==> design/flow/run.sh <==
#!/bin/bash
# the make line also repeats each setting of config.mk as NAME=value (left out here)
make -C /OpenROAD-flow-scripts/flow DESIGN_CONFIG=/design/flow/config.mk WORK_HOME=/design/flow/orfs CLKGATE_MAP_FILE= finish
==> design/flow/config.mk <==
export PLATFORM = sky130hd
export DESIGN_NAME = Remoto
export DESIGN_NICKNAME = Remoto
export VERILOG_FILES = /design/flow/design.v
export SDC_FILE = /design/flow/constraint.sdc
export NUM_CORES = 4
export LEC_CHECK = 0
export ABC_AREA = 1
export CAP_MARGIN = 5
export CELL_PAD_IN_SITES_DETAIL_PLACEMENT = 2
export CORE_ASPECT_RATIO = 0.59
export CORE_MARGIN = 2
export CORE_UTILIZATION = 31
export GPL_ROUTABILITY_DRIVEN = 0
export GPL_TIMING_DRIVEN = 0
export HOLD_SLACK_MARGIN = 0.26
export MAX_ROUTING_LAYER = met4
export MIN_ROUTING_LAYER = met1
export PLACE_DENSITY_LB_ADDON = 0.05
export SETUP_SLACK_MARGIN = 1.46
export SLEW_MARGIN = 5
export TNS_END_PERCENT = 90
==> design/flow/constraint.sdc <==
create_clock -name core_clock -period 12.7 [get_ports {clk}]
set_input_delay 2.5400 -clock core_clock [delete_from_list [all_inputs] [get_ports {clk}]]
set_output_delay 2.5400 -clock core_clock [all_outputs]
set_load 0.01 [all_outputs]
==> design/flow/design.v <==
module ula(clock,rst,a,b,r,op,sb,sa,enable,sinA, sinB);
	input [7:0]a;
	input [7:0]b;
	input op;
	input clock;
	input rst;
	output reg [8:0]r;
	output sa, sb;
	input sinA;
	input sinB;
	reg saa;
	reg sbb;
	reg sinal;
	input enable;
	reg [6:0]aa;
	reg [6:0]bb;
	reg [7:0]rr;
	reg [7:0]rr_n;
	reg sinal_n;
	always @(*) begin
		saa = sinA;
		sbb = sinB;
		aa = a[6:0];
		bb = b[6:0];
		rr_n = rr;
		sinal_n = sinal;
		case(op)
			0: begin
				if(saa == 0 && sbb == 0)begin
					rr_n = aa + bb;
					sinal_n = 0;
				end
				if(saa == 1 && sbb == 0)begin
					if(aa > bb)begin
						rr_n = aa - bb;
						sinal_n = saa;
					end
					else begin
						rr_n = bb - aa;
						sinal_n = sbb;
					end
				end
				if(saa == 0 && sbb == 1)begin
					if(aa > bb)begin
						rr_n = aa - bb;
						sinal_n = saa;
					end
					else begin
						rr_n = bb - aa;
						sinal_n = sbb;
					end
				end
				if(saa == 1 && sbb == 1)begin
					rr_n = aa + bb;
					sinal_n = 1;
				end
			end	
			1: begin
			sbb = ~sbb;
			if(saa == 0 && sbb == 0)begin
					rr_n = aa + bb;
					sinal_n = 0;
				end
				if(saa == 1 && sbb == 0)begin
					if(aa > bb)begin
						rr_n = aa - bb;
						sinal_n = saa;
					end
					else begin
						rr_n = bb - aa;
						sinal_n = sbb;
					end
				end
				if(saa == 0 && sbb == 1)begin
					if(aa > bb)begin
						rr_n = aa - bb;
						sinal_n = saa;
					end
					else begin
						rr_n = bb - aa;
						sinal_n = sbb;
					end
				end
				if(saa == 1 && sbb == 1)begin
					rr_n = aa + bb;
					sinal_n = 1;
				end
			end	
		endcase
	end
	always @(posedge clock) begin
		if (rst) begin
			rr <= 0;
			sinal <= 0;
		end
		else begin
			rr <= rr_n;
			sinal <= sinal_n;
		end
	end
	always @(posedge clock) begin
		if (rst) begin
			r <= 0;
		end
		else if (rr==0) begin
			r[8] <= 1;
			r[7:0] <= rr;
		end
		else begin
			r[8] <= ~sinal;
			r[7:0] <= rr;
		end
	end
	assign sa = saa;
	assign sb = sbb;
endmodule
module bcdout(saida,saida1,saida2,in,enable);
	input [8:0] in;
	output reg [6:0]saida;
	output reg [6:0]saida1;
	output reg [6:0]saida2;
	input enable;
	reg sinal;
	reg [7:0]uni;
	reg [7:0]dez;
	reg [7:0]dezz;
	reg [7:0]cen;
	reg [6:0] su, sd, sc;
	reg [7:0] aux;
	always @(*) begin
		sinal = 0;
		aux = 0;
		uni = 0;
		dezz = 0;
		dez = 0;
		cen = 0;
		if (enable) begin
			sinal = in[8];
			aux[7:0] = in[7:0];
			uni = aux%10;
			dezz = aux%100;
			dez = dezz/10;
			cen = aux/100;
			case(uni)
				8'b00000000: 
					saida = 7'b0000001;
	            8'b00000001: 
					saida = 7'b1001111;
	            8'b00000010: 
					saida = 7'b0010010;
	            8'b00000011: 
					saida = 7'b0000110;
	            8'b00000100: 
					saida = 7'b1001100;
	            8'b00000101: 
					saida = 7'b0100100;
	            8'b00000110: 
					saida = 7'b0100000;
	            8'b00000111: 
					saida = 7'b0001111;
	            8'b00001000: 
					saida = 7'b0000000;
	            8'b00001001: 
					saida = 7'b0000100;
				default:
					saida = 7'b1111110;
        endcase
        		case(dez)
				8'b00000000: 
					saida1 = 7'b0000001;
	            8'b00000001: 
					saida1 = 7'b1001111;
	            8'b00000010: 
					saida1 = 7'b0010010;
	            8'b00000011: 
					saida1 = 7'b0000110;
	            8'b00000100: 
					saida1 = 7'b1001100;
	            8'b00000101: 
					saida1 = 7'b0100100;
	            8'b00000110: 
					saida1 = 7'b0100000;
	            8'b00000111: 
					saida1 = 7'b0001111;
	            8'b00001000: 
					saida1 = 7'b0000000;
	            8'b00001001: 
					saida1 = 7'b0000100;
				default:
					saida1 = 7'b1111110;
        endcase
        case(cen)
				8'b00000000: 
					saida2 = 7'b0000001;
	            8'b00000001: 
					saida2 = 7'b1001111;
				8'b00000010: 
					saida2 = 7'b0010010;
				default:
					saida2 = 7'b1111110;
        endcase
		end
		else begin
				saida = 7'b1111111;
				saida1 = 7'b1111111;
				saida2 = 7'b1111111;
			end	
	end
endmodule
module Remoto(clk,rst,entrada,comando,su,sd,suB,sdB,saida_1,saida1_1,saida2_1,soma_result_1,sinal_A,sinal_B);
parameter inicia            = 2'b00;   
parameter inicia_1          = 2'b01;    
parameter leitura           = 2'b10; 
parameter zera_B    = 3'b010;
parameter zera_tudo = 3'b011;
parameter soma      = 3'b100;
parameter sub       = 3'b101;
parameter muda_sinal= 3'b110;
parameter  DESLIGADO = 0;
parameter  ESPERA = 1;
parameter limite_um      =  4095; 
parameter lid_zero      =  3594;  
parameter  RECEBE_A_DEZ = 2;
parameter  RECEBE_A_UNI = 3;
parameter  MUDA_SINAL_A = 4;
parameter  RECEBE_A_DEZ_B = 5;
parameter  RECEBE_A_UNI_B = 6;
parameter  MUDA_SINAL_B = 7;
parameter  ZERA_TUDO = 8;	
parameter lid_um  			=  3281;  
parameter tempo_zero      =  648;
parameter tempo_bit  =  312;
input         clk;      
input         rst;
input         entrada;    
output reg [7:0] comando;
output reg[6:0] su;
output reg[6:0] sd;
output reg[6:0] suB;
output reg[6:0] sdB; 
wire [8:0] soma_result;
output reg [8:0] soma_result_1;
reg [4:0] estado_m;
reg [7:0] vetorA;
reg [7:0] vetorA_aux;
reg [7:0] vetorA_2;
reg [7:0] vetorA_1;
reg [7:0] vetorB;
reg [7:0] vetorB_aux;
reg [7:0] vetorB_1;
reg [7:0] vetorB_2;
reg on;
output reg sinal_A;
output reg sinal_B;
reg    [11:0] contado_inicial;            
reg           contado_inicial_flag;      
reg [26:0]delay;
reg [2:0]op;
wire [6:0] saida;
wire [6:0] saida1;
wire [6:0] saida2;
output [6:0] saida_1;
output [6:0] saida1_1;
output [6:0] saida2_1;
reg    [11:0] contador_inicial;           
reg           contador_inicial_flag;    
reg    [11:0] contagem;           
reg           contagem_flag;     
reg     [5:0] bitcount;              
reg     [1:0] estado;             
reg    [31:0] dados_control;        
reg nova_mensagem;
reg    [8:0] sr;
reg   [26:0] dl;        
assign saida_1 = saida;
assign saida1_1 = saida1;
assign saida2_1 = saida2;
ula G1(.clock(clk),.rst(rst),.a(vetorA),.b(vetorB),.r(soma_result),.op(op), .enable(on), .sinA(sinal_A),.sinB(sinal_B));
bcdout G2(.saida(saida),.saida1(saida1),.saida2(saida2),.in(soma_result_1),.enable(on));
always @(posedge clk )
if (rst)
			 contado_inicial <= 0;
else if ((estado == inicia) && !entrada)
			 contado_inicial <= contado_inicial + 1'b1;
		else                           
			 contado_inicial <= 0;	              		 	
always @(posedge clk)	
if (rst)
			 contador_inicial <= 0;
else if ((estado == inicia_1) && entrada)
			 contador_inicial <= contador_inicial + 1'b1;
		else  
			 contador_inicial <= 0;	            		 	
always @(posedge clk )
if (rst)
			 contagem <= 0;
else if ((estado == leitura) && entrada)
			 contagem <= contagem + 1'b1;
		else
			 contagem <= 1'b0;        
always @(posedge clk)
if (rst)
	     bitcount <= 6'b0;
else if (estado == leitura)
		begin
			if (contagem == tempo_bit)
					bitcount <= bitcount + 1'b1; 
		end   
	  else
	     bitcount <= 6'b0;
always @(posedge clk) 
		if (rst)
			estado <= inicia;
		else
			case (estado)
 			    inicia  : if (contado_inicial > lid_zero)  
			  	              estado <= inicia_1; 
			    inicia_1: if (contador_inicial > lid_um)
			  	              estado <= leitura;
			    leitura : if ((contagem >= limite_um) || (bitcount >= 33))
			  					      estado <= inicia;
	        default  : estado <= inicia; 
			 endcase
always @(posedge clk)
	  if (rst)
			 dados_control <= 0;
	  else if (estado == leitura)
		begin
			 if (contagem >= tempo_zero) 
			    dados_control[bitcount-1'b1] <= 1'b1;  
		end
		else
			 dados_control <= 0;
always @(posedge clk)
	  if (rst) begin
			comando <= 0;
			nova_mensagem <= 1'b0;
	  end
	  else if (bitcount == 32) begin
			 if (dados_control[31:24] == ~dados_control[23:16])
			 begin		
				comando[7:0] <= dados_control[23:16]; 
			 	nova_mensagem <= 1'b1;
			 end
			 else
				  nova_mensagem <= 1'b0 ;
		end
		else begin
			nova_mensagem <= 1'b0 ;
		end
always @(posedge clk) begin
	sr = soma_result_1;
	dl = delay;
	if (rst) begin
		estado_m <= DESLIGADO;
		on <= 0;
		op <= 1;
		vetorA <= 8'b11111111;
		vetorB <= 8'b11111111;
		sinal_A <= 0;
		sinal_B <= 0;
		soma_result_1 <= 0;
		delay <= 0;
	end
	else begin
	if(sr==0)begin
		sr=9'b000000000;
	end
	else if(!on && sr[8]==0) begin
		sr[8]=1'b1;
	end
	case(estado_m)
		DESLIGADO: begin
				if(comando == 8'b00010010 && nova_mensagem)begin
					estado_m <= ESPERA;
					on <= 1;
					vetorA<=0;
					vetorB<=0;
					op<=0;
					if(soma_result==0)begin
						sr=9'b000000000;
					end
				end
			end
		ESPERA:begin
				if(comando == 8'b00010010 && nova_mensagem)begin 
					vetorA<=8'b11111111;
					vetorB<=8'b11111111;
					sr = 9'b100000000;
					estado_m <= DESLIGADO;
					on<=0;
				end
				else if(comando == 8'b00001111)begin  
					estado_m <=  RECEBE_A_DEZ;
					vetorA<=0;
					sinal_A<=0;
					sr = 9'b100000000;
				end
				else if(comando == 8'b00010000)begin  
					estado_m <=  ZERA_TUDO;
					vetorA<=0;
					vetorB<=0;
					sinal_A<=0;
					sinal_B<=0;
					sr = 9'b100000000;
				end
				else if(comando == 8'b00010011)begin 
					estado_m <= RECEBE_A_DEZ_B;
					vetorB<=0;
					sinal_B<=0;
					sr = 9'b100000000;
				end
				else if(comando == 8'b00011010)begin 
					op<=0;
					if(soma_result==0)begin
						sr=9'b000000000;
					end
					else begin
						sr = soma_result;
					end
				end
				else if(comando == 8'b00011110)begin 
					op<=1;
					if(soma_result==0)begin
						sr=9'b000000000;
					end
					else begin
					sr = soma_result;
					end
				end
			end
		ZERA_TUDO:begin
				estado_m <= RECEBE_A_DEZ;
				sr = 9'b100000000;
		end
		RECEBE_A_DEZ_B:begin
				if(comando >= 0 && comando < 10)begin
					vetorB <=comando;
					sinal_B <=0;
					estado_m <= RECEBE_A_UNI_B;
					dl = 0;
				end
			end	
		RECEBE_A_DEZ:begin
				if(comando >= 0 && comando < 10)begin
					vetorA <= comando;
					sinal_A <=0;
					estado_m <= RECEBE_A_UNI;
					dl = 0;
				end
			end	
		RECEBE_A_UNI:begin
			dl = dl + 1'b1;
				if((dl > 78125 && (comando >= 0 && comando < 10)) && nova_mensagem)begin
					vetorA<=vetorA * 10 + comando;
					estado_m <= MUDA_SINAL_A;
					dl = 0;
				end
				else if((dl > 78125 && comando > 9) && nova_mensagem)begin
					estado_m <= MUDA_SINAL_A;
					dl = 0;
				end
			end
		RECEBE_A_UNI_B:begin
			dl = dl + 1'b1;
				if((dl > 78125 && (comando >= 0 && comando < 10)) && nova_mensagem)begin
					vetorB<=vetorB * 10 + comando;
					estado_m <= MUDA_SINAL_B;
					dl = 0;
				end
				else if((dl > 78125 && comando > 9) && nova_mensagem)begin
					estado_m <= MUDA_SINAL_B;
					dl = 0;
				end
			end
		MUDA_SINAL_A:begin
			if(comando == 8'b00001100)begin
				sinal_A<=~sinal_A;
				estado_m <=ESPERA;
			end
			else if(comando > 9 && comando != 8'b00001100)begin
				estado_m <=ESPERA;
			end
		end
		MUDA_SINAL_B:begin
			if(comando == 8'b00001100 )begin
				sinal_B<=~sinal_B;
				estado_m <=ESPERA;
			end
			else if(comando > 9 && comando != 8'b00001100)begin
				estado_m <=ESPERA;
			end
		end
	endcase	
	soma_result_1 <= sr;
	delay <= dl;
	end
end
always @(*) begin
		vetorA_1 = 0;
		vetorA_2 = 0;
		su = 7'b1111111;
		sd = 7'b1111111;
		if(vetorA > 200) begin
			su = 7'b1111111;
			sd = 7'b1111111;
		end
		else begin
			vetorA_1 = vetorA%10;
			vetorA_2 = vetorA/10;
			case(vetorA_1)
				0: 
					su = 7'b0000001;
	            1: 
					su = 7'b1001111;
	            2: 
					su = 7'b0010010;
	            3: 
					su = 7'b0000110;
	            4: 
					su = 7'b1001100;
	            5: 
					su = 7'b0100100;
	            6: 
					su = 7'b0100000;
	            7: 
					su = 7'b0001111;
	            8: 
					su = 7'b0000000;
	            9: 
					su = 7'b0000100;
        endcase
	        case(vetorA_2)
		        	0: 
		        		sd = 7'b0000001;
			        1: 
			        	sd = 7'b1001111;
			        2: 
			        	sd = 7'b0010010;
			        3: 
			        	sd = 7'b0000110;
			        4: 
			        	sd = 7'b1001100;
			        5: 
			        	sd = 7'b0100100;
			        6: 
			        	sd = 7'b0100000;
			        7: 
			        	sd = 7'b0001111;
			        8: 
			        	sd = 7'b0000000;
			        9: 
			        	sd = 7'b0000100;
			endcase
		end	
	end
	always @(*) begin
		vetorB_1 = 0;
		vetorB_2 = 0;
		suB = 7'b1111111;
		sdB = 7'b1111111;
		if(vetorB > 200) begin
			suB = 7'b1111111;
			sdB = 7'b1111111;
		end
		else begin
			vetorB_1 = vetorB%10;
			vetorB_2 = vetorB/10;
			case(vetorB_1)
					0: 
						suB = 7'b0000001;
		            1: 
						suB = 7'b1001111;
		            2: 
						suB = 7'b0010010;
		            3: 
						suB = 7'b0000110;
		            4: 
						suB = 7'b1001100;
		            5: 
						suB = 7'b0100100;
		            6: 
						suB = 7'b0100000;
		            7: 
						suB = 7'b0001111;
		            8: 
						suB = 7'b0000000;
		            9: 
						suB = 7'b0000100;
	        endcase
	        case(vetorB_2)
		        	0: 
		        		sdB = 7'b0000001;
			        1: 
			        	sdB = 7'b1001111;
			        2: 
			        	sdB = 7'b0010010;
			        3: 
			        	sdB = 7'b0000110;
			        4: 
			        	sdB = 7'b1001100;
			        5: 
			        	sdB = 7'b0100100;
			        6: 
			        	sdB = 7'b0100000;
			        7: 
			        	sdB = 7'b0001111;
			        8: 
			        	sdB = 7'b0000000;
			        9: 
			        	sdB = 7'b0000100;
			endcase
		end
	end	
endmodule
==> notes.md, run 1 <==
flow finished, numbers: status timing/DRC/antenna clean, Compound Share, Synth 0.152, Die Span X 279 µm, grt ovf 0, Reg power frac 0.455, slowest stage cell, crit path clkdlybuf4s50_1, vias in the first global route 15700, global-route wire length before repair 83.3 mm, Clock power frac 0.534, yosys stat cell total 2169, HP Start contagem[0], Mux area share 0.00154, reg2reg end delay[15], Worst path depth 38, pin slew with the least headroom to its limit 1.04 ns, crit-path most repeated cell nand2_1, DR vias 14600, nature of the critical path startpoint register, fin crit share 0.736, initial antenna violation count 0, Clock Tree Buf Depth 2, combinational power 0.0000118 W, max_slew headroom 0.302, hold path endpoint contagem[0], Ant. Diodes 0, I/O pin total 71, drt drc 0, Late-Pin Clk Latency 0.44 ns, final net count 2387, Inst Count DP 2817, Yosys top cell by area dfxtp_1, Final setup viols 0, Final TNS setup 0 ns, fa+ha+maj area frac 0.119, R2R Path Start delay[0], Pleak 7.31 nW, Top delay family on crit path simple AND/OR/NAND/NOR gates, Mean Syn Cell Area 6.36 µm², R2R setup slack 7.73 ns, clock transition at the registers of the reported paths 0.07 ns, syn_nets 2299, sequential power 0.000481 W, setup bufs post-CTS 0, GRT Overall Usage 0.226, chip footprint 46300 µm², DP HPWL 40.6 mm, Filler Cells Inserted 5415, Yosys cell types 68, port bufs 69, CP startpoint soma_result_1[4], Dominant comb cell simple AND/OR/NAND/NOR gates, Synth Area in Simple Gates 0.359, Synth Warn # 4, Log Warnings 85, largest net degree at the start of global routing 17, final hold viol count 0, Top Consumer the clock network, xor/xnor share 0.0404, fin cells 2848, die extent in y 166 µm, fp util 0.314, Worst Path Arrival 6.81 ns, CTS root buffer clkbuf_16, Post-synth top cells nand2_1, inv_1, nor2_1, Vias/cell 5.11, max-slew violation count 0, CTS Hold Buffers Added 0, CTS sink count 153, P_sw 0.000238 W, Synth top cell by count nand2_1, initial DRC count 637, Post-synth EDFFs 0, H-tree levels 4, Dominant flop cell dfxtp_1, Setup CP Type reg2out, Total Wirelength 50.0 mm, reg2reg path depth 18, Tmin final 9.35 ns, max_cap viols 0, yosys-reported design area after synthesis 13800 µm², crit-path max cell delay 0.60 ns, Syn Inst Count 2169, Avg WL per Cell 17.6 µm, Synth Register Bits 153, Pre-antenna DRT Iters 4, Max VDD drop 0.000104 V, # resized after CTS 0, Post-DRT Antenna Nets 0, clock tree from TritonCTS built, Comb pwr share 0.011, Worst Hold Depth 1, Buf/Inv on CP 7, ys async rst share 0, worst hold path class reg2reg, row cnt 59, fmax 107 MHz, RSZ-0062 raised after global routing no, Pwr per Cell Area 66.6 nW/µm², CP endpoint kind output pin, Largest type area fraction 0.222, cts bufs inserted 17, worst-path fanout max 10, Post-synth area hogs dfxtp_1, nand2_1, ha_1, sw frac 0.225, worst setup path endpoint saida1_1[4], Pint 0.000818 W, Core Region 44000 µm², crit path DRT 10.16 ns, P_clk 0.000563 W, Final Skew 0.0109 ns, post-synthesis sequential area ratio 0.222, P&R area growth vs syn 14.8%, Synth Cell Area 13800 µm²
[stage by stage]
step | hold slack, ns | setup slack (ns) | total power (W) | instance area [µm²] | utilization
floorplan | 0.417 | 5.40 | 0.000498 | 13800 | -
global route | 0.483 | 2.61 | 0.00109 | 15800 | 0.360
finish | 0.454 | 3.35 | 0.00106 | 15800 | 0.360
detailed placement | 0.440 | 3.83 | 0.000503 | 15200 | 0.346
CTS | 0.457 | 3.30 | 0.00107 | 15800 | 0.360
global placement | 0.431 | 4.11 | 0.000503 | 15200 | 0.346
[layer usage]
layer,global-route usage,share of wire
met2,0.339,0.42
met3,0.0252,0.024
met5,-,0
met1,0.328,0.55
met4,0.0362,0.0082
[layout make-up]
cell class / instances / area [µm²] / area share
inverter: 343 / 1300 / 0.0820
timing repair buffer: 69 / 691 / 0.0436
tap: 579 / 724 / 0.0457
sequential: 153 / 3060 / 0.193
clock inverter: 13 / 194 / 0.0122
clock buffer: 18 / 439 / 0.0277
buffer: 36 / 173 / 0.0109
multi-input combinational: 1637 / 9270 / 0.585
==> inputs of run 2 (changes only) <==
- CAP_MARGIN: 5 -> 15
- CELL_PAD_IN_SITES_DETAIL_PLACEMENT: 2 -> unset
- CORE_ASPECT_RATIO: 0.59 -> unset
- CORE_MARGIN: 2 -> 3
- CORE_UTILIZATION: 31 -> 71
- CTS_CLUSTER_DIAMETER: unset -> 346
- CTS_CLUSTER_SIZE: unset -> 15
- GPL_ROUTABILITY_DRIVEN: 0 -> 1
- GPL_TIMING_DRIVEN: 0 -> unset
- HOLD_SLACK_MARGIN: 0.26 -> unset
- MIN_ROUTING_LAYER: met1 -> unset
- PLACE_DENSITY_LB_ADDON: 0.05 -> 0.04
- SETUP_SLACK_MARGIN: 1.46 -> unset
- SLEW_MARGIN: 5 -> 20
- TNS_END_PERCENT: 90 -> unset
- clock period: 12.7 -> 7.26 ns (I/O delays scaled with it)
==> run 2 against run 1 <==
Utilization up 47 points. Routed wire length down 32%. Synthesized cell count unchanged. Setup slack worse by 3.1 ns. Largest cell class unchanged. Highest routed layer unchanged. Still clean. Largest power group unchanged. Critical path type unchanged. Power up 64%. Via count down 2.0%.
==> notes.md, run 2 <==
flow finished, numbers: status timing/DRC/antenna clean, I/O pin total 71, reg2reg path depth 17, Synth Area in Simple Gates 0.359, worst-path fanout max 9, clock tree from TritonCTS built, Dominant flop cell dfxtp_1, worst setup path endpoint saida1_1[3], clock transition at the registers of the reported paths 0.06 ns, final net count 2376, port bufs 70, chip footprint 21100 µm², xor/xnor share 0.0404, Synth Cell Area 13800 µm², CTS Hold Buffers Added 0, Pwr per Cell Area 110 nW/µm², Clock Tree Buf Depth 2, Inst Count DP 2471, Worst Path Arrival 5.59 ns, hold_ws 0.448 ns, Largest type area fraction 0.222, Top delay family on crit path simple AND/OR/NAND/NOR gates, Setup CP Type reg2out, Tot Pwr 0.00173 W, CTS root buffer clkbuf_16, crit path DRT 5.81 ns, post-synthesis sequential area ratio 0.222, Tmin final 7.04 ns, Yosys cell types 68, slowest stage cell, crit path dfxtp_4, fin cells 2519, R2R setup slack 2.93 ns, largest net degree at the start of global routing 83, Top Consumer the clock network, sw frac 0.221, combinational power 0.0000161 W, sequential power 0.000840 W, GRT Overall Usage 0.318, vias in the first global route 13000, fin crit share 0.969, initial DRC count 1147, Pleak 7.41 nW, worst slack, placed 0.104 ns, Die Span X 145 µm, Reg power frac 0.486, DP HPWL 25.0 mm, Syn Inst Count 2169, die extent in y 145 µm, ys async rst share 0, Core Region 18900 µm², syn_nets 2299, grt ovf 0, yosys stat cell total 2169, Post-synth top cells nand2_1, inv_1, nor2_1, reg2reg end delay[4], Synth Warn # 4, HP Start contagem[0], fmax 142 MHz, drt drc 0, initial antenna violation count 0, post-layout util 0.828, nature of the critical path startpoint register, pin slew with the least headroom to its limit 0.955 ns, row cnt 50, Synth top cell by count nand2_1, Worst path depth 42, Post-synth area hogs dfxtp_1, nand2_1, ha_1, crit-path max cell delay 0.39 ns, Max VDD drop 0.000166 V, max-slew violation count 0, R2R Path Start delay[0], CP endpoint kind output pin, final worst slack 0.223 ns, Final Skew 0.00701 ns, Final setup viols 0, Buf/Inv on CP 8, Synth Register Bits 153, yosys-reported design area after synthesis 13800 µm², Dominant comb cell simple AND/OR/NAND/NOR gates, P_sw 0.000381 W, Avg WL per Cell 13.5 µm, fa+ha+maj area frac 0.119, P_clk 0.000871 W, DR vias 14300, Post-DRT Antenna Nets 0, Ant. Diodes 0, Late-Pin Clk Latency 0.43 ns, Yosys top cell by area dfxtp_1, cts bufs inserted 17, routability cong. 0.952, Log Warnings 85, CP startpoint soma_result_1[5], Mean Syn Cell Area 6.36 µm², global-route wire length before repair 57.5 mm, P&R area growth vs syn 13.3%, Vias/cell 5.66, Mux area share 0.00154, Pre-antenna DRT Iters 6, CTS sink count 153, Compound Share, Synth 0.152, Post-synth EDFFs 0, fp util 0.730, max_slew headroom 0.358, Worst Hold Depth 1, Comb pwr share 0.009, Clock power frac 0.504, max_cap viols 0, crit-path most repeated cell nand2_1, Total Wirelength 34.0 mm, hold path endpoint contagem[0], worst hold path class reg2reg, final hold viol count 0, Pint 0.00135 W, H-tree levels 4
==> run 2: what timing repair did <==
item                                    CTS  global route
setup buffers                             0            16
cloned                                    0             0
endpoints found under the setup margin    9            34
pin swaps                                 0            14
gates resized                            14            57
endpoints found under the hold margin     0             0
==> run 2: metal layers <==
layer,routed length (µm),vias up,global-route usage
li1,-,7211,-
met1,15000,6524,0.398
met2,16500,473,0.545
met3,1830,61,0.0411
met4,660,0,0.0859
met5,0,-,-
==> run 2: layout make-up <==
class,instances,area [µm²]
inverter,343,1310
sequential,153,3080
timing repair buffer,94,888
tap,260,325
clock inverter,11,110
clock buffer,21,470
fill,1351,3250
multi-input combinational,1637,9460
==> run 2: per-stage QoR <==
| stage | setup TNS, ns | area, µm² |
|---|---|---|
| finish | 0 | 15600 |
| global route | -0.894 | 15600 |
| CTS | 0 | 15300 |
| detailed placement | 0 | 14700 |
| global placement | 0 | 14700 |
| floorplan | 0 | 13800 |
==> inputs of run 3 (changes only) <==
- CAP_MARGIN: 15 -> 20
- CELL_PAD_IN_SITES_GLOBAL_PLACEMENT: unset -> 3
- CORE_ASPECT_RATIO: unset -> 0.6
- CTS_CLUSTER_SIZE: 15 -> 59
- GPL_TIMING_DRIVEN: unset -> 0
- MIN_ROUTING_LAYER: unset -> met1
- PLACE_DENSITY: unset -> 0.89
- PLACE_DENSITY_LB_ADDON: 0.04 -> unset
- SETUP_SLACK_MARGIN: unset -> 0.15
- clock period: 7.26 -> 10.4 ns (I/O delays scaled with it)
==> run 3 against run 2 <==
The flow now stops in global placement without I/O (3_1_place_gp_skip_io). Die size up 0.26%. Area after synthesis unchanged. Synthesized cell count unchanged.
==> notes.md, run 3 <==
yosys + openroad results -> Error [ERROR GPL-0301] Utilization 182.238 % exceeds 100%., Syn Inst Count 2169, fa+ha+maj area frac 0.119, Post-synth area hogs dfxtp_1, nand2_1, ha_1, Mux area share 0.00154, post-synthesis sequential area ratio 0.222, die extent in y 114 µm, Stop stage global placement without I/O (3_1_place_gp_skip_io), Synth Cell Area 13800 µm², Largest type area fraction 0.222, Mean Syn Cell Area 6.36 µm², Post-synth top cells nand2_1, inv_1, nor2_1, yosys-reported design area after synthesis 13800 µm², Die Span X 186 µm, Dominant flop cell dfxtp_1, fp util 0.744, Dominant comb cell simple AND/OR/NAND/NOR gates, Synth Area in Simple Gates 0.359, xor/xnor share 0.0404, Post-synth EDFFs 0, status stopped before the end, Synth top cell by count nand2_1, Core Region 18500 µm², yosys stat cell total 2169, Compound Share, Synth 0.152, Synth Warn # 4, syn_nets 2299, Synth Register Bits 153, ys async rst share 0, row cnt 38, Yosys cell types 68, Yosys top cell by area dfxtp_1, chip footprint 21200 µm²
==> inputs of run 4 (changes only) <==
- CAP_MARGIN: 20 -> 15
- CELL_PAD_IN_SITES_GLOBAL_PLACEMENT: 3 -> unset
- CORE_ASPECT_RATIO: 0.6 -> unset
- CORE_MARGIN: 3 -> 2
- CORE_UTILIZATION: 71 -> 72
- GPL_ROUTABILITY_DRIVEN: 1 -> 0
- GPL_TIMING_DRIVEN: 0 -> unset
- HOLD_SLACK_MARGIN: unset -> -0.08
- MIN_ROUTING_LAYER: met1 -> unset
- PLACE_DENSITY: 0.89 -> unset
- PLACE_DENSITY_LB_ADDON: unset -> 0.01
- SETUP_SLACK_MARGIN: 0.15 -> 0.94
- TNS_END_PERCENT: unset -> 90
- clock period: 10.4 -> 6.69 ns (I/O delays scaled with it)
==> run 4 against run 3 <==
The flow stops in global routing (5_1_grt). Die size decreased by 4.3%. Area after synthesis unchanged. Synthesized cell count unchanged.
==> notes.md, run 4 <==
yosys + openroad results -> yosys-reported design area after synthesis 13800 µm², Compound Share, Synth 0.152, I/O pin total 71, worst slack, placed -0.0283 ns, Die Span X 142 µm, post-synthesis sequential area ratio 0.222, Clock Tree Buf Depth 2, Synth Cell Area 13800 µm², cts bufs inserted 17, Yosys top cell by area dfxtp_1, H-tree levels 4, status stopped before the end, Stop stage global routing (5_1_grt), Error [ERROR DPL-0038] Utilization greater than 100%, impossible to legalize, CTS Hold Buffers Added 0, fa+ha+maj area frac 0.119, syn_nets 2299, yosys stat cell total 2169, CTS root buffer clkbuf_16, Synth top cell by count nand2_1, Dominant comb cell simple AND/OR/NAND/NOR gates, ys async rst share 0, row cnt 50, Post-synth top cells nand2_1, inv_1, nor2_1, Yosys cell types 68, fp util 0.735, Mux area share 0.00154, Synth Register Bits 153, Syn Inst Count 2169, CTS sink count 153, Synth Warn # 4, Post-synth EDFFs 0, Dominant flop cell dfxtp_1, Synth Area in Simple Gates 0.359, Post-synth area hogs dfxtp_1, nand2_1, ha_1, Largest type area fraction 0.222, chip footprint 20300 µm², die extent in y 142 µm, xor/xnor share 0.0404, Core Region 18800 µm², Mean Syn Cell Area 6.36 µm², port bufs 70, DP HPWL 25.7 mm
==> run 4: timing repair <==
action / in CTS
cloned: 2
setup buffers: 110
setup endpoints to repair: 42
pin swaps: 104
gates resized: 360
==> run 4: metrics by stage <==
stage | total power, W | hold WS [ns] | util | cells | cell area [µm²]
after detailed placement | 0.000950 | 0.448 | 0.790 | 2452 | 14800
after global placement | 0.000949 | 0.429 | 0.790 | 2452 | 14800
after CTS | 0.00189 | 0.461 | 0.909 | 2595 | 17100
after floorplan | 0.000945 | 0.417 | - | 2169 | 13900
==> inputs of run 5 (changes only) <==
- CAP_MARGIN: 15 -> 20
- CELL_PAD_IN_SITES_GLOBAL_PLACEMENT: unset -> 3
- CORE_MARGIN: 2 -> 3
- CORE_UTILIZATION: 72 -> 71
- GPL_ROUTABILITY_DRIVEN: 0 -> 1
- GPL_TIMING_DRIVEN: unset -> 0
- MAX_ROUTING_LAYER: met4 -> met5
- PLACE_DENSITY: unset -> 0.78
- PLACE_DENSITY_LB_ADDON: 0.01 -> unset
- SETUP_SLACK_MARGIN: 0.94 -> 0.15
- TNS_END_PERCENT: 90 -> unset
- clock period: 6.69 -> 10.4 ns (I/O delays scaled with it)
==> run 5 against run 4 <==
The run fails in global placement without I/O (3_1_place_gp_skip_io). Die size up 4.2%. Area after synthesis unchanged. Synthesized cell count unchanged.
==> notes.md, run 5 <==
yosys + openroad results -> Dominant flop cell dfxtp_1, Largest type area fraction 0.222, syn_nets 2299, die extent in y 145 µm, ys async rst share 0, Synth Cell Area 13800 µm², Mean Syn Cell Area 6.36 µm², Post-synth EDFFs 0, chip footprint 21100 µm², Syn Inst Count 2169, Error [ERROR GPL-0301] Utilization 179.045 % exceeds 100%., yosys-reported design area after synthesis 13800 µm², xor/xnor share 0.0404, Synth top cell by count nand2_1, fa+ha+maj area frac 0.119, post-synthesis sequential area ratio 0.222, Synth Area in Simple Gates 0.359, Dominant comb cell simple AND/OR/NAND/NOR gates, row cnt 50, Stop stage global placement without I/O (3_1_place_gp_skip_io), fp util 0.730, Synth Warn # 4, Yosys top cell by area dfxtp_1, Die Span X 145 µm, Synth Register Bits 153, yosys stat cell total 2169, Yosys cell types 68, Post-synth top cells nand2_1, inv_1, nor2_1, Compound Share, Synth 0.152, Post-synth area hogs dfxtp_1, nand2_1, ha_1, Core Region 18900 µm², status stopped before the end, Mux area share 0.00154
==> inputs of run 6 (changes only) <==
- CELL_PAD_IN_SITES_GLOBAL_PLACEMENT: 3 -> unset
- CORE_MARGIN: 3 -> 2
- CORE_UTILIZATION: 71 -> 62
- CTS_CLUSTER_DIAMETER: 346 -> unset
- CTS_CLUSTER_SIZE: 59 -> unset
- GPL_ROUTABILITY_DRIVEN: 1 -> unset
- GPL_TIMING_DRIVEN: 0 -> unset
- HOLD_SLACK_MARGIN: -0.08 -> unset
- MAX_ROUTING_LAYER: met5 -> unset
- PLACE_DENSITY: 0.78 -> unset
- SETUP_SLACK_MARGIN: 0.15 -> unset
- clock period: 10.4 -> 6.19 ns (I/O delays scaled with it)
==> run 6 against run 5 <==
Now fails the layout checks on negative setup slack. Area after synthesis unchanged. Die size up 11%. Synthesized cell count unchanged.
==> notes.md, run 6 <==
flow finished, numbers: sequential power 0.000986 W, Tmin final 6.23 ns, routability cong. 0.907, Avg WL per Cell 14.1 µm, I/O pin total 71, CTS sink count 153, Synth top cell by count nand2_1, cts bufs inserted 17, syn_nets 2299, final worst slack -0.0419 ns, R2R setup slack 1.98 ns, nature of the critical path startpoint register, Pre-antenna DRT Iters 5, Worst Path Arrival 4.99 ns, P&R area growth vs syn 22.4%, Ant. Diodes 0, Worst Hold Depth 1, CTS root buffer clkbuf_16, max-slew violation count 0, H-tree levels 4, Largest type area fraction 0.222, Late-Pin Clk Latency 0.43 ns, P_clk 0.000960 W, clock tree from TritonCTS built, Filler Cells Inserted 1668, Pwr per Cell Area 116 nW/µm², SO Viols negative setup slack, row cnt 54, final hold viol count 0, Post-DRT Antenna Nets 0, chip footprint 23500 µm², Pleak 7.95 nW, reg2reg path depth 17, DP HPWL 25.4 mm, drt drc 0, slowest stage cell, crit path dfxtp_2, pin slew with the least headroom to its limit 0.949 ns, max_cap viols 0, xor/xnor share 0.0404, fp util 0.632, Total Wirelength 37.0 mm, Reg power frac 0.502, Yosys cell types 68, crit path DRT 4.95 ns, Mux area share 0.00154, Syn Inst Count 2169, sw frac 0.228, Clock power frac 0.488, largest net degree at the start of global routing 59, initial DRC count 1068, clock transition at the registers of the reported paths 0.07 ns, Synth Register Bits 153, initial antenna violation count 0, HP Start contado_inicial[0], Mean Syn Cell Area 6.36 µm², fmax 160 MHz, status failed layout checks, fa+ha+maj area frac 0.119, Dominant comb cell simple AND/OR/NAND/NOR gates, combinational power 0.0000190 W, hold path endpoint contado_inicial[0], crit-path most repeated cell nand2_2, worst slack, placed -0.241 ns, crit-path max cell delay 0.35 ns, Post-synth EDFFs 0, GRT Overall Usage 0.293, max_slew headroom 0.362, Vias/cell 5.53, Die Span X 153 µm, vias in the first global route 13200, Core Region 21800 µm², Yosys top cell by area dfxtp_1, Pint 0.00152 W, Synth Area in Simple Gates 0.359, CP endpoint kind output pin, R2R Path Start delay[0], Top delay family on crit path simple AND/OR/NAND/NOR gates, die extent in y 153 µm, Final setup viols 3, Synth Warn # 4, yosys stat cell total 2169, Synth Cell Area 13800 µm², Max VDD drop 0.000190 V, yosys-reported design area after synthesis 13800 µm², reg2reg end delay[6], Top Consumer sequential cells, Clock Tree Buf Depth 2, Buf/Inv on CP 10, port bufs 70, grt ovf 0, worst-path fanout max 5, post-layout util 0.774, final net count 2463, Comb pwr share 0.010, DR vias 14500, Post-synth top cells nand2_1, inv_1, nor2_1, fin crit share 1.01, Compound Share, Synth 0.152, Tot Pwr 0.00197 W, RSZ-0062 raised after global routing yes, Worst path depth 39, worst hold path class reg2reg, Final Skew 0.00877 ns, worst setup path endpoint saida1_1[2], Setup CP Type reg2out, Post-synth area hogs dfxtp_1, nand2_1, ha_1, Dominant flop cell dfxtp_1, global-route wire length before repair 59.2 mm, Log Warnings 88, post-synthesis sequential area ratio 0.222, CP startpoint soma_result_1[6], hold_ws 0.450 ns, P_sw 0.000448 W, ys async rst share 0
## run 6: repair_timing
item | in CTS | in global routing
setup buffers | 34 | 38
resized | 124 | 219
gates cloned | 1 | 0
setup endpoints to repair | 38 | 42
pin swaps | 37 | 97
hold buffers | 0 | 0
## run 6: cell type report
class                           instances  area, µm²  share of cell area
Sequential cell                       153       3070               0.182
Inverter                              343       1330              0.0786
Tap cell                              280        350              0.0207
Timing Repair Buffer                  180       1500              0.0890
Multi-Input combinational cell       1638      10100               0.598
Clock inverter                         12       93.8             0.00556
Clock buffer                           20        447              0.0264
## run 6: per-stage QoR
stage	cells	area (µm²)	setup TNS [ns]
3_3_place_gp	2526	15000	0
4_1_cts	2592	16000	0
6_report	2626	16900	-0.0705
5_1_grt	2626	16900	-3.18
3_5_place_dp	2526	15000	-1.07
2_1_floorplan	2169	13800	0
## run 6: metal layers
layer / GRT usage / share of wire / vias to the layer above / wire, µm
li1: - / - / 7381 / -
met1: 0.386 / 0.45 / 6616 / 16600
met2: 0.506 / 0.48 / 415 / 17800
met3: 0.0363 / 0.045 / 97 / 1670
met4: 0.0811 / 0.026 / 0 / 973
met5: 0 / 0 / - / 0
==> inputs of run 7 (changes only) <==
- CAP_MARGIN: 20 -> 15
- CORE_UTILIZATION: 62 -> 71
- CTS_CLUSTER_DIAMETER: unset -> 198
- CTS_CLUSTER_SIZE: unset -> 75
- GPL_ROUTABILITY_DRIVEN: unset -> 0
- MAX_ROUTING_LAYER: unset -> met4
- PLACE_DENSITY_LB_ADDON: unset -> 0.04
- SETUP_SLACK_MARGIN: unset -> 1.87
- clock period: 6.19 -> 7.27 ns (I/O delays scaled with it)
==> run 7 against run 6 <==
The run now fails in global routing (5_1_grt). Synthesized cell count did not move. Area after synthesis did not move. Die size fell by 12%.
==> notes.md, run 7 <==
yosys + openroad results -> status stopped before the end, Stop stage global routing (5_1_grt), Error [ERROR GRT-0116] Global routing finished with congestion. Check the congestion regions in the DRC Viewer., row cnt 50, Mean Syn Cell Area 6.36 µm², grt ovf 6, Post-synth EDFFs 0, Mux area share 0.00154, GRT Overall Usage 0.764, fp util 0.730, die extent in y 143 µm, Core Region 18900 µm², DP HPWL 25.9 mm, cts bufs inserted 17, CTS Hold Buffers Added 0, Dominant comb cell simple AND/OR/NAND/NOR gates, H-tree levels 4, Inst Count DP 2467, yosys-reported design area after synthesis 13800 µm², CTS sink count 153, ys async rst share 0, Yosys top cell by area dfxtp_1, Dominant flop cell dfxtp_1, syn_nets 2299, xor/xnor share 0.0404, I/O pin total 71, Post-synth top cells nand2_1, inv_1, nor2_1, Synth Cell Area 13800 µm², Compound Share, Synth 0.152, port bufs 70, post-synthesis sequential area ratio 0.222, chip footprint 20600 µm², fa+ha+maj area frac 0.119, Largest type area fraction 0.222, Synth top cell by count nand2_1, Post-synth area hogs dfxtp_1, nand2_1, ha_1, Die Span X 143 µm, Syn Inst Count 2169, Yosys cell types 68, yosys stat cell total 2169, Synth Register Bits 153, Clock Tree Buf Depth 2, Synth Warn # 4, Synth Area in Simple Gates 0.359, CTS root buffer clkbuf_16
run 7: what timing repair did:
action	CTS
hold endpoints to repair	0
gates resized	434
pin swaps	149
buffers inserted	161
cloned	2
endpoints found under the setup margin	42
run 7: per-layer routing:
layer	GRT usage	overflow
met2	0.895	4
met4	0.688	2
met3	0.659	0
met5	-	-
met1	0.750	0
run 7: metrics by stage:
step / hold WS (ns) / instance area [µm²] / setup WS [ns]
2_1_floorplan: 0.417 / 14100 / 1.41
3_3_place_gp: 0.428 / 15000 / 0.769
3_5_place_dp: 0.443 / 15000 / 0.496
4_1_cts: 0.453 / 17700 / 1.05
==> inputs of run 8 (changes only) <==
- ABC_AREA: 1 -> 0
- CAP_MARGIN: 15 -> 20
- CELL_PAD_IN_SITES_DETAIL_PLACEMENT: unset -> 0
- CELL_PAD_IN_SITES_GLOBAL_PLACEMENT: unset -> 2
- CORE_ASPECT_RATIO: unset -> 1.58
- CORE_UTILIZATION: 71 -> 40
- CTS_CLUSTER_DIAMETER: 198 -> 120
- CTS_CLUSTER_SIZE: 75 -> 21
- GPL_ROUTABILITY_DRIVEN: 0 -> unset
- GPL_TIMING_DRIVEN: unset -> 0
- MAX_ROUTING_LAYER: met4 -> unset
- PLACE_DENSITY_LB_ADDON: 0.04 -> 0.29
- SETUP_SLACK_MARGIN: 1.87 -> unset
- SLEW_MARGIN: 20 -> 35
- TNS_END_PERCENT: unset -> 90
- clock period: 7.27 -> 14.0 ns (I/O delays scaled with it)
==> run 8 against run 7 <==
Now clean on timing, DRC and antenna. Area after synthesis shrank 1.9%. Synthesized cell count fell by 18%. Die size grew 72%.
==> notes.md, run 8 <==
flow finished, numbers: yosys-reported design area after synthesis 13500 µm², xor/xnor share 0.0742, syn_nets 1916, DR vias 13300, Post-DRT Antenna Nets 0, DP HPWL 30.5 mm, fin cells 2317, Post-synth top cells nor2_1, nand2_1, dfxtp_1, Synth Warn # 4, Log Warnings 85, post-layout util 0.462, Top Consumer the clock network, grt ovf 0, sequential power 0.000436 W, ys async rst share 0, Die Span X 150 µm, Synth Register Bits 153, row cnt 84, Avg WL per Cell 17.0 µm, die extent in y 235 µm, Dominant comb cell AND-OR/OR-AND gates, Max VDD drop 0.0000758 V, Pwr per Cell Area 61.6 nW/µm², worst hold path class reg2reg, Comb pwr share 0.013, initial DRC count 521, Post-synth EDFFs 0, Largest type area fraction 0.226, clock transition at the registers of the reported paths 0.06 ns, initial antenna violation count 0, Setup CP Type reg2out, cts bufs inserted 17, Final TNS setup 0 ns, clock tree from TritonCTS built, HP Start G1.sinal, Reg power frac 0.460, fa+ha+maj area frac 0.129, combinational power 0.0000121 W, Worst Hold Depth 1, Ant. Diodes 0, Worst path depth 27, Final setup viols 0, CP endpoint kind output pin, Clock power frac 0.527, crit path DRT 11.20 ns, worst-path fanout max 10, worst setup path endpoint saida1_1[5], Mean Syn Cell Area 7.58 µm², Syn Inst Count 1786, final net count 2004, crit-path most repeated cell ha_1, chip footprint 35400 µm², Pleak 6.08 nW, Post-synth area hogs dfxtp_1, ha_1, nor2_1, setup bufs post-CTS 0, max-slew violation count 0, Tmin final 10.08 ns, max_slew headroom 0.457, Yosys cell types 101, sw frac 0.216, Clock Tree Buf Depth 2, Core Region 33300 µm², pin slew with the least headroom to its limit 0.805 ns, Synth top cell by count nor2_1, P_sw 0.000205 W, drt drc 0, Vias/cell 5.75, slowest stage cell, crit path clkdlybuf4s50_1, R2R setup slack 9.28 ns, CTS sink count 153, Late-Pin Clk Latency 0.42 ns, routability cong. 0.831, Pint 0.000744 W, RSZ-0062 raised after global routing no, status timing/DRC/antenna clean, CTS root buffer clkbuf_16, Total Wirelength 39.4 mm, reg2reg path depth 16, H-tree levels 4, I/O pin total 71, Final Skew 0.0123 ns, Inst Count DP 2285, fin crit share 0.720, Pre-antenna DRT Iters 6, Synth Cell Area 13500 µm², max_cap viols 0, final hold viol count 0, global-route wire length before repair 64.5 mm, P&R area growth vs syn 13.8%, Dominant flop cell dfxtp_1, hold_ws 0.431 ns, reg2reg end G1.rr[6], Filler Cells Inserted 3412, nature of the critical path startpoint register, P_clk 0.000500 W, vias in the first global route 13100, Buf/Inv on CP 7, R2R Path Start vetorB[2], Yosys top cell by area dfxtp_1, largest net degree at the start of global routing 17, Compound Share, Synth 0.260, crit-path max cell delay 0.55 ns, # resized after CTS 0, hold path endpoint G1.r[8], fmax 99.2 MHz, CP startpoint soma_result_1[4], CTS Hold Buffers Added 0, fp util 0.406, Synth Area in Simple Gates 0.228, yosys stat cell total 1786, GRT Overall Usage 0.221, Mux area share 0.0317, port bufs 69, Top delay family on crit path AND-OR/OR-AND gates, Worst Path Arrival 7.28 ns, post-synthesis sequential area ratio 0.226
==> run 8: metal layers <==
layer  GRT usage  routed length, µm  vias up
met3      0.0231               1090       70
met2       0.428              21100      245
li1            -                  -     6676
met1       0.244              16200     6331
met5           0                  0        -
met4      0.0772               1050        0
==> run 8: cell type report <==
class	instances	area, µm²	share of cell area
multi-input combinational	1469	9810	0.637
sequential	153	3060	0.199
timing repair buffer	69	691	0.0448
tap	430	538	0.0349
clock buffer	19	443	0.0287
buffer	87	373	0.0242
inverter	77	300	0.0195
clock inverter	13	189	0.0123
==> run 8: through the flow <==
stage          worst slack, ns  cell area (µm²)  power [W]
2_1_floorplan             5.51            13500   0.000453
3_3_place_gp              4.43            14800   0.000458
3_5_place_dp              4.35            14800   0.000459
4_1_cts                   3.86            15400   0.000961
5_1_grt                   3.29            15400   0.000978
6_report                  3.92            15400   0.000949
==> inputs of run 9 (changes only) <==
- ABC_AREA: 0 -> unset
- CELL_PAD_IN_SITES_DETAIL_PLACEMENT: 0 -> unset
- CELL_PAD_IN_SITES_GLOBAL_PLACEMENT: 2 -> unset
- CORE_ASPECT_RATIO: 1.58 -> unset
- CTS_CLUSTER_DIAMETER: 120 -> unset
- CTS_CLUSTER_SIZE: 21 -> unset
- GPL_TIMING_DRIVEN: 0 -> unset
- PLACE_DENSITY_LB_ADDON: 0.29 -> unset
- SLEW_MARGIN: 35 -> 20
- TNS_END_PERCENT: 90 -> unset
- clock period: 14.0 -> 14.9 ns (I/O delays scaled with it)
==> run 9 against run 8 <==
First-iteration DRC count grew 52%. Worst hold slack lost 0.00084 ns. Clock-buffer cell count shrank 1. Global-route usage shrank 3.3 points. Critical endpoint unchanged. Largest power group unchanged. Highest routed layer unchanged.
==> notes.md, run 9 <==
flow finished, numbers: status timing/DRC/antenna clean, clock tree from TritonCTS built, R2R setup slack 10.39 ns, pin slew with the least headroom to its limit 0.861 ns, Mux area share 0.0317, Clock Tree Buf Depth 2, cts bufs inserted 17, H-tree levels 4, CTS root buffer clkbuf_16, Synth Area in Simple Gates 0.228, fp util 0.405, crit-path most repeated cell ha_1, syn_nets 1916, Pint 0.000662 W, max_slew headroom 0.426, Yosys cell types 101, Synth Warn # 4, initial antenna violation count 0, Tmin final 11.01 ns, Filler Cells Inserted 3357, Setup CP Type reg2out, fa+ha+maj area frac 0.129, Dominant comb cell AND-OR/OR-AND gates, sequential power 0.000410 W, Comb pwr share 0.010, drt drc 0, Final TNS setup 0 ns, Largest type area fraction 0.226, Inst Count DP 2226, CP startpoint soma_result_1[4], P_sw 0.000193 W, global-route wire length before repair 57.3 mm, slowest stage cell, crit path dfxtp_1, HP Start G1.sinal, vias in the first global route 11900, RSZ-0062 raised after global routing no, Syn Inst Count 1786, DP HPWL 24.7 mm, Pwr per Cell Area 56.7 nW/µm², Post-synth area hogs dfxtp_1, ha_1, nor2_1, hold path endpoint G1.r[8], ys async rst share 0, chip footprint 35300 µm², Reg power frac 0.479, fmax 90.9 MHz, Synth Register Bits 153, CTS Hold Buffers Added 0, fin crit share 0.739, Total Wirelength 33.6 mm, Final setup viols 0, Pre-antenna DRT Iters 6, Top delay family on crit path AND-OR/OR-AND gates, yosys-reported design area after synthesis 13500 µm², xor/xnor share 0.0742, P_clk 0.000437 W, yosys stat cell total 1786, GRT Overall Usage 0.188, Buf/Inv on CP 5, Worst Hold Depth 1, Core Region 33400 µm², Late-Pin Clk Latency 0.42 ns, reg2reg end delay[7], met2 routed wirelength 15.2 mm, Post-DRT Antenna Nets 0, Top Layer Used met4, initial DRC count 791, combinational power 0.00000896 W, Post-synth top cells nor2_1, nand2_1, dfxtp_1, row cnt 67, grt ovf 0, worst hold path class reg2reg, clock transition at the registers of the reported paths 0.06 ns, Worst path depth 25, Compound Share, Synth 0.260, final net count 1927, DR vias 12700, Die Span X 188 µm, die extent in y 188 µm, R2R Path Start delay[1], final hold viol count 0, max_cap viols 0, Worst Path Arrival 8.03 ns, Log Warnings 85, setup bufs post-CTS 0, Final Skew 0.0101 ns, CTS sink count 153, port bufs 70, Clock power frac 0.510, Met1 Wirelength 16.9 mm, worst-path fanout max 23, routability cong. 0.864, Vias/cell 5.65, P&R area growth vs syn 11.5%, crit-path max cell delay 0.82 ns, largest net degree at the start of global routing 70, I/O pin total 71, crit path DRT 11.92 ns, worst setup path endpoint saida1_1[5], sw frac 0.226, Mean Syn Cell Area 7.58 µm², # resized after CTS 0, Max VDD drop 0.0000714 V, max-slew violation count 0, Dominant flop cell dfxtp_1, Synth Cell Area 13500 µm², CP endpoint kind output pin, met3 wire len 1.36 mm, Avg WL per Cell 14.9 µm, Pleak 5.90 nW, fin cells 2258, nature of the critical path startpoint register, post-synthesis sequential area ratio 0.226, Post-synth EDFFs 0, Yosys top cell by area dfxtp_1, Ant. Diodes 0, Synth top cell by count nor2_1, Top Consumer the clock network, reg2reg path depth 16
==> run 9: cell type report <==
type	count	area, µm²	area share
inverters	77	300	0.0199
multi-input cells	1469	9820	0.650
clock inverters	14	160	0.0106
clock buffers	18	429	0.0284
flip-flops and latches	153	3060	0.203
well taps	448	561	0.0371
repair buffers	79	763	0.0506
==> run 9: metal layers <==
metal	track usage	up-vias
li1	-	6527
met1	0.264	5930
met2	0.309	278
met3	0.0271	14
met4	0.0342	0
met5	0	-
==> run 9: per-stage QoR <==
stage          worst slack (ns)  total power [W]  hold slack [ns]  utilization  instance area (µm²)
3_5_place_dp               4.42         0.000428            0.421        0.433                14500
5_1_grt                    3.30         0.000883            0.484        0.451                15100
3_3_place_gp               4.61         0.000428            0.420        0.433                14500
2_1_floorplan              6.23         0.000425            0.407            -                13500
4_1_cts                    3.92         0.000865            0.427        0.451                15100
6_report                   3.89         0.000856            0.430        0.451                15100
==> inputs of run 10 (changes only) <==
- ABC_AREA: unset -> 1
- CAP_MARGIN: 20 -> 15
- CORE_MARGIN: 2 -> 3
- CORE_UTILIZATION: 40 -> 71
- CTS_CLUSTER_DIAMETER: unset -> 180
- CTS_CLUSTER_SIZE: unset -> 59
- GPL_ROUTABILITY_DRIVEN: unset -> 0
- PLACE_DENSITY: unset -> 0.35
- SETUP_SLACK_MARGIN: unset -> 3.33
- clock period: 14.9 -> 11.8 ns (I/O delays scaled with it)
==> run 10 against run 9 <==
Largest power group unchanged. Power is 28% higher. Clock-buffer cell count stayed put. Critical path type unchanged. Final cell count is 11% higher. Clock power is 29% higher. Routed wire length is 2.4% higher. Clock skew is 0.0032 ns lower. Still clean on timing, DRC and antenna. Highest routed layer unchanged. Non-clock buffer count is 2 lower. First-iteration DRC count is 53% higher.
==> notes.md, run 10 <==
flow finished, numbers: reg2reg path depth 17, Buf/Inv on CP 4, max-slew violation count 0, Synth Cell Area 13800 µm², Clock Tree Buf Depth 2, Mux area share 0.00154, Post-synth top cells nand2_1, inv_1, nor2_1, Dominant comb cell simple AND/OR/NAND/NOR gates, worst slack, placed 3.73 ns, P_sw 0.000235 W, R2R setup slack 7.51 ns, Pwr per Cell Area 70.6 nW/µm², initial DRC count 1212, port bufs 70, GRT Overall Usage 0.312, max_cap viols 0, clock tree from TritonCTS built, Final TNS setup 0 ns, initial antenna violation count 0, max_slew headroom 0.388, row cnt 50, P&R area growth vs syn 12.0%, nature of the critical path startpoint register, Synth Warn # 4, Pleak 7.30 nW, combinational power 0.0000101 W, Syn Inst Count 2169, final hold viol count 0, Post-synth EDFFs 0, Yosys cell types 68, ys async rst share 0, grt ovf 0, fp util 0.730, fin crit share 0.687, DR vias 14200, fmax 123 MHz, Pre-antenna DRT Iters 6, status timing/DRC/antenna clean, reg2reg end delay[6], P_clk 0.000564 W, worst setup path endpoint saida1_1[0], worst hold path class reg2reg, Post-synth area hogs dfxtp_1, nand2_1, ha_1, yosys stat cell total 2169, die extent in y 145 µm, Synth top cell by count nand2_1, Vias/cell 5.69, fa+ha+maj area frac 0.119, Compound Share, Synth 0.152, worst-path fanout max 9, sequential power 0.000517 W, Core Region 18900 µm², Top delay family on crit path simple AND/OR/NAND/NOR gates, largest net degree at the start of global routing 82, Mean Syn Cell Area 6.36 µm², hold path endpoint contado_inicial[0], Clock power frac 0.517, R2R Path Start delay[0], CTS root buffer clkbuf_16, Reg power frac 0.474, Worst Hold Depth 1, Total Wirelength 34.4 mm, DP HPWL 25.6 mm, Yosys top cell by area dfxtp_1, crit-path most repeated cell nand2_1, CP startpoint soma_result_1[2], Worst path depth 36, vias in the first global route 12900, Top Consumer the clock network, Setup CP Type reg2out, Max VDD drop 0.000128 V, crit path DRT 9.44 ns, Final Skew 0.00689 ns, HP Start contado_inicial[0], sw frac 0.216, Log Warnings 87, Late-Pin Clk Latency 0.43 ns, I/O pin total 71, Dominant flop cell dfxtp_1, Synth Area in Simple Gates 0.359, RSZ-0062 raised after global routing no, Comb pwr share 0.009, Largest type area fraction 0.222, chip footprint 21100 µm², Synth Register Bits 153, Avg WL per Cell 13.8 µm, cts bufs inserted 17, Die Span X 145 µm, final net count 2359, syn_nets 2299, slowest stage cell, crit path clkdlybuf4s50_1, crit-path max cell delay 0.49 ns, CTS sink count 153, Pint 0.000856 W, H-tree levels 4, final worst slack 3.69 ns, Post-DRT Antenna Nets 0, Tmin final 8.11 ns, global-route wire length before repair 57.6 mm, yosys-reported design area after synthesis 13800 µm², CP endpoint kind output pin, Ant. Diodes 0, Worst Path Arrival 5.75 ns, Final setup viols 0, pin slew with the least headroom to its limit 0.910 ns, drt drc 0, post-synthesis sequential area ratio 0.222, xor/xnor share 0.0404, clock transition at the registers of the reported paths 0.06 ns
[run 10: through the flow]
step / instances / power [W] / hold slack [ns] / instance area [µm²] / util
after floorplan: 2169 / 0.000536 / 0.417 / 13800 / -
after global placement: 2465 / 0.000539 / 0.430 / 14700 / 0.776
after detailed placement: 2465 / 0.000539 / 0.441 / 14700 / 0.776
after CTS: 2497 / 0.00109 / 0.456 / 15300 / 0.809
after global routing: 2502 / 0.00112 / 0.474 / 15500 / 0.818
final: 2502 / 0.00109 / 0.454 / 15500 / 0.818
[run 10: what timing repair did]
item                                    CTS  global route
buffers inserted                          0             5
endpoints found under the setup margin    3            29
hold endpoints to repair                  0             0
hold buffers                              0             0
pin swaps                                 0             5
gates resized                             2            37
[run 10: area by class of cell]
| type | count | area (µm²) |
|---|---|---|
| clock buffer | 18 | 429 |
| clock inverter | 14 | 185 |
| fill | 1397 | 3440 |
| inverter | 343 | 1300 |
| multi-input combinational | 1637 | 9370 |
| sequential | 153 | 3080 |
| tap | 260 | 325 |
| timing repair buffer | 77 | 763 |
[run 10: layer usage]
metal,vias up,share of wire,global-route usage
li1,7179,-,-
met1,6451,0.44,0.401
met2,528,0.48,0.542
met3,70,0.066,0.0424
met4,0,0.020,0.0988
met5,-,0,0
==> inputs of run 11 (changes only) <==
- ABC_AREA: 1 -> 0
- CORE_ASPECT_RATIO: unset -> 0.5
- CTS_CLUSTER_DIAMETER: 180 -> 272
- CTS_CLUSTER_SIZE: 59 -> 80
- PLACE_DENSITY: 0.35 -> 0.36
- SETUP_SLACK_MARGIN: 3.33 -> -0.92
==> run 11 against run 10 <==
Via count decreased by 3.8%. Critical endpoint is now saida1_1[5]. Register-to-register slack got worse by 0.19 ns. Utilization up 0.69 points. Non-clock buffer count decreased by 2. Highest routed layer unchanged. Power rose by 0.92%. Still clean on timing, DRC and antenna. Routed wire length increased by 4.8%. Largest power group unchanged. Critical path depth shrank 11.
==> notes.md, run 11 <==
flow finished, numbers: reg2reg path depth 17, final net count 1923, I/O pin total 71, syn_nets 1916, pin slew with the least headroom to its limit 1.09 ns, clock tree from TritonCTS built, Buf/Inv on CP 5, Post-synth EDFFs 0, Ant. Diodes 0, Synth Register Bits 153, Synth Area in Simple Gates 0.228, nature of the critical path startpoint register, Synth top cell by count nor2_1, Pleak 5.90 nW, P_sw 0.000242 W, die extent in y 104 µm, Synth Warn # 4, initial DRC count 1289, sequential power 0.000518 W, Clock Tree Buf Depth 2, fa+ha+maj area frac 0.129, yosys stat cell total 1786, Pre-antenna DRT Iters 9, DR vias 13700, CTS Hold Buffers Added 0, vias in the first global route 12900, grt ovf 0, status timing/DRC/antenna clean, crit-path most repeated cell ha_1, Mean Syn Cell Area 7.58 µm², DP HPWL 25.0 mm, Final setup viols 0, Filler Cells Inserted 1210, Tmin final 10.76 ns, slowest stage cell, crit path dfxtp_1, Syn Inst Count 1786, max_cap viols 0, Total Wirelength 36.1 mm, Clock power frac 0.520, cts bufs inserted 17, Dominant comb cell AND-OR/OR-AND gates, Pwr per Cell Area 74.2 nW/µm², sw frac 0.219, final worst slack 1.04 ns, drt drc 0, CTS root buffer clkbuf_16, initial antenna violation count 0, # resized after CTS 0, Max VDD drop 0.000110 V, R2R Path Start vetorB[2], CP endpoint kind output pin, yosys-reported design area after synthesis 13500 µm², Compound Share, Synth 0.260, row cnt 34, Reg power frac 0.470, Comb pwr share 0.010, Dominant flop cell dfxtp_1, Synth Cell Area 13500 µm², Avg WL per Cell 17.5 µm, R2R setup slack 7.32 ns, Post-synth top cells nor2_1, nand2_1, dfxtp_1, post-synthesis sequential area ratio 0.226, Core Region 18000 µm², Worst Path Arrival 8.40 ns, fmax 92.9 MHz, Post-synth area hogs dfxtp_1, ha_1, nor2_1, Top Consumer the clock network, fp util 0.752, Worst path depth 25, xor/xnor share 0.0742, Final TNS setup 0 ns, register area 3060 µm², Vias/cell 6.65, crit path DRT 9.44 ns, crit-path max cell delay 0.81 ns, Yosys top cell by area dfxtp_1, RSZ-0062 raised after global routing no, largest net degree at the start of global routing 70, final hold viol count 0, GRT Overall Usage 0.334, fin crit share 0.912, port bufs 70, Post-DRT Antenna Nets 0, CTS sink count 153, Pint 0.000860 W, Setup CP Type reg2out, combinational power 0.0000113 W, Top delay family on crit path AND-OR/OR-AND gates, Late-Pin Clk Latency 0.44 ns, reg2reg end G1.rr[5], Mux area share 0.0317, Worst Hold Depth 1, HP Start G1.sinal, global-route wire length before repair 60.2 mm, Largest type area fraction 0.226, chip footprint 20900 µm², clock transition at the registers of the reported paths 0.06 ns, worst-path fanout max 23, Die Span X 201 µm, Final Skew 0.0120 ns, setup bufs post-CTS 0, worst setup path endpoint saida1_1[5], P&R area growth vs syn 9.67%, multi-input logic area 9820 µm², max_slew headroom 0.265, Yosys cell types 101, Log Warnings 87, max-slew violation count 0, ys async rst share 0, CP startpoint soma_result_1[4], worst slack, placed 1.78 ns, worst hold path class reg2reg, H-tree levels 4, hold path endpoint G1.r[8], P_clk 0.000572 W
-- run 11: layer usage --
layer	up-vias	wire length (µm)	global-route usage
met5	-	0	0
met4	0	826	0.119
met3	105	2800	0.0608
met2	669	17100	0.579
met1	6402	15300	0.419
li1	6510	-	-
-- run 11: per-stage QoR --
stage	utilization	hold slack, ns	cell area [µm²]	instances	total power, W
CTS	0.824	0.435	14800	2058	0.00110
detailed placement	0.790	0.423	14200	2026	0.000540
floorplan	-	0.407	13500	1786	0.000537
global placement	0.790	0.419	14200	2026	0.000540
finish	0.825	0.436	14800	2058	0.00110
global route	0.825	0.453	14800	2058	0.00113
-- run 11: area by class of cell --
type	instances	share of cell area
Multi-Input combinational cell	1469	0.662
Sequential cell	153	0.206
Timing Repair Buffer	75	0.0494
Clock buffer	19	0.0298
Tap cell	252	0.0212
Inverter	77	0.0202
Clock inverter	13	0.0113
==> inputs of run 12 (changes only) <==
- ABC_AREA: 0 -> 1
- CAP_MARGIN: 15 -> 0
- CORE_ASPECT_RATIO: 0.5 -> 0.69
- CORE_MARGIN: 3 -> 2
- CORE_UTILIZATION: 71 -> 72
- CTS_CLUSTER_DIAMETER: 272 -> unset
- CTS_CLUSTER_SIZE: 80 -> 10
- GPL_ROUTABILITY_DRIVEN: 0 -> unset
- PLACE_DENSITY: 0.36 -> 0.4
- SETUP_SLACK_MARGIN: -0.92 -> unset
- TNS_END_PERCENT: unset -> 10
- clock period: 11.8 -> 6.19 ns (I/O delays scaled with it)
==> run 12 against run 11 <==
Largest cell class unchanged. Now fails the layout checks on negative setup slack. Design area up 13%. Critical path depth up 9. Critical path type unchanged. Highest routed layer unchanged. Worst hold slack better by 0.014 ns.
==> notes.md, run 12 <==
flow finished, numbers: xor/xnor share 0.0404, fin area 16800 µm², H-tree levels 4, Top delay family on crit path simple AND/OR/NAND/NOR gates, Ant. Diodes 0, syn_nets 2299, max_cap viols 0, Pre-antenna DRT Iters 9, fmax 152 MHz, sequential power 0.000986 W, Setup CP Type reg2out, port bufs 70, yosys stat cell total 2169, Clock power frac 0.524, P&R area growth vs syn 21.9%, Buf/Inv on CP 11, Pwr per Cell Area 126 nW/µm², Core Region 19000 µm², I/O pin total 71, DR vias 16300, GRT Overall Usage 0.373, Tot Pwr 0.00211 W, cts bufs inserted 17, nature of the critical path startpoint register, reg2reg path depth 17, Worst Hold Depth 1, max-slew violation count 0, slowest stage cell, crit path nor2_1, fin crit share 1.06, R2R setup slack 1.17 ns, Clock Tree Buf Depth 2, Pint 0.00165 W, Post-synth EDFFs 0, max_slew headroom 0.327, DP HPWL 27.7 mm, vias in the first global route 13800, post-synthesis sequential area ratio 0.222, Dominant flop cell dfxtp_1, fa+ha+maj area frac 0.119, R2R Path Start delay[1], sw frac 0.220, Vias/cell 6.23, clock transition at the registers of the reported paths 0.06 ns, fp util 0.727, combinational power 0.0000194 W, Die Span X 171 µm, Top Consumer the clock network, Filler Cells Inserted 1012, worst-path fanout max 8, Post-DP Area 15100 µm², Final setup viols 25, CTS root buffer clkbuf_16, drt drc 0, row cnt 42, Synth Area in Simple Gates 0.359, Reg power frac 0.467, HP Start contado_inicial[0], initial antenna violation count 0, yosys-reported design area after synthesis 13800 µm², final net count 2464, CTS Hold Buffers Added 0, Compound Share, Synth 0.152, CP endpoint kind output pin, largest net degree at the start of global routing 82, Dominant comb cell simple AND/OR/NAND/NOR gates, Mux area share 0.00154, die extent in y 119 µm, Final Skew 0.0162 ns, Synth top cell by count nand2_1, Tmin final 6.59 ns, Pleak 7.92 nW, pin slew with the least headroom to its limit 1.00 ns, Yosys top cell by area dfxtp_1, Largest type area fraction 0.222, Log Warnings 89, crit-path most repeated cell nand2_2, Syn Inst Count 2169, ys async rst share 0, SO Viols negative setup slack, Total Wirelength 45.1 mm, Comb pwr share 0.009, Avg WL per Cell 17.3 µm, worst slack, placed -0.387 ns, Worst path depth 34, crit-path max cell delay 0.44 ns, chip footprint 20300 µm², Post-synth area hogs dfxtp_1, nand2_1, ha_1, clock tree from TritonCTS built, CP startpoint soma_result_1[3], worst setup path endpoint saida_1[1], Post-DRT Antenna Nets 0, Synth Warn # 4, P_clk 0.00111 W, worst hold path class reg2reg, Mean Syn Cell Area 6.36 µm², final worst slack -0.401 ns, final hold viol count 0, initial DRC count 2455, CTS sink count 153, crit path DRT 4.95 ns, Synth Cell Area 13800 µm², Max VDD drop 0.000163 V, status failed layout checks, Synth Register Bits 153, P_sw 0.000465 W, Worst Path Arrival 5.35 ns, hold path endpoint contado_inicial[0], RSZ-0062 raised after global routing yes, routability cong. 0.967, Post-synth top cells nand2_1, inv_1, nor2_1, reg2reg end delay[20], grt ovf 0, global-route wire length before repair 63.4 mm, Late-Pin Clk Latency 0.43 ns, Yosys cell types 68, hold_ws 0.450 ns
## run 12: routing by layer
layer	up-vias	GRT usage	wire length, µm
met5	-	0	0
met3	324	0.0628	5190
met2	1227	0.599	19800
li1	7408	-	-
met4	0	0.115	2550
met1	7312	0.513	17600
## run 12: timing repair
action | CTS | global route
setup endpoints to repair | 42 | 42
gates resized | 135 | 179
setup buffers | 16 | 37
cloned | 0 | 1
pin swaps | 30 | 80
## run 12: through the flow
step	utilization	TNS, ns	cells
5_1_grt	0.887	-12.18	2611
2_1_floorplan	-	0	2169
3_5_place_dp	0.796	-2.12	2525
6_report	0.887	-5.58	2611
4_1_cts	0.842	-0.553	2573
3_3_place_gp	0.795	0	2525
## run 12: layout make-up
type,count,area (µm²),area share
multi-input cells,1638,9980,0.593
inverters,343,1330,0.0789
clock inverters,13,181,0.0108
repair buffers,181,1480,0.0881
flip-flops and latches,153,3080,0.183
clock buffers,19,443,0.0263
well taps,264,330,0.0196
Power is estimated from default activity; no workload was simulated.
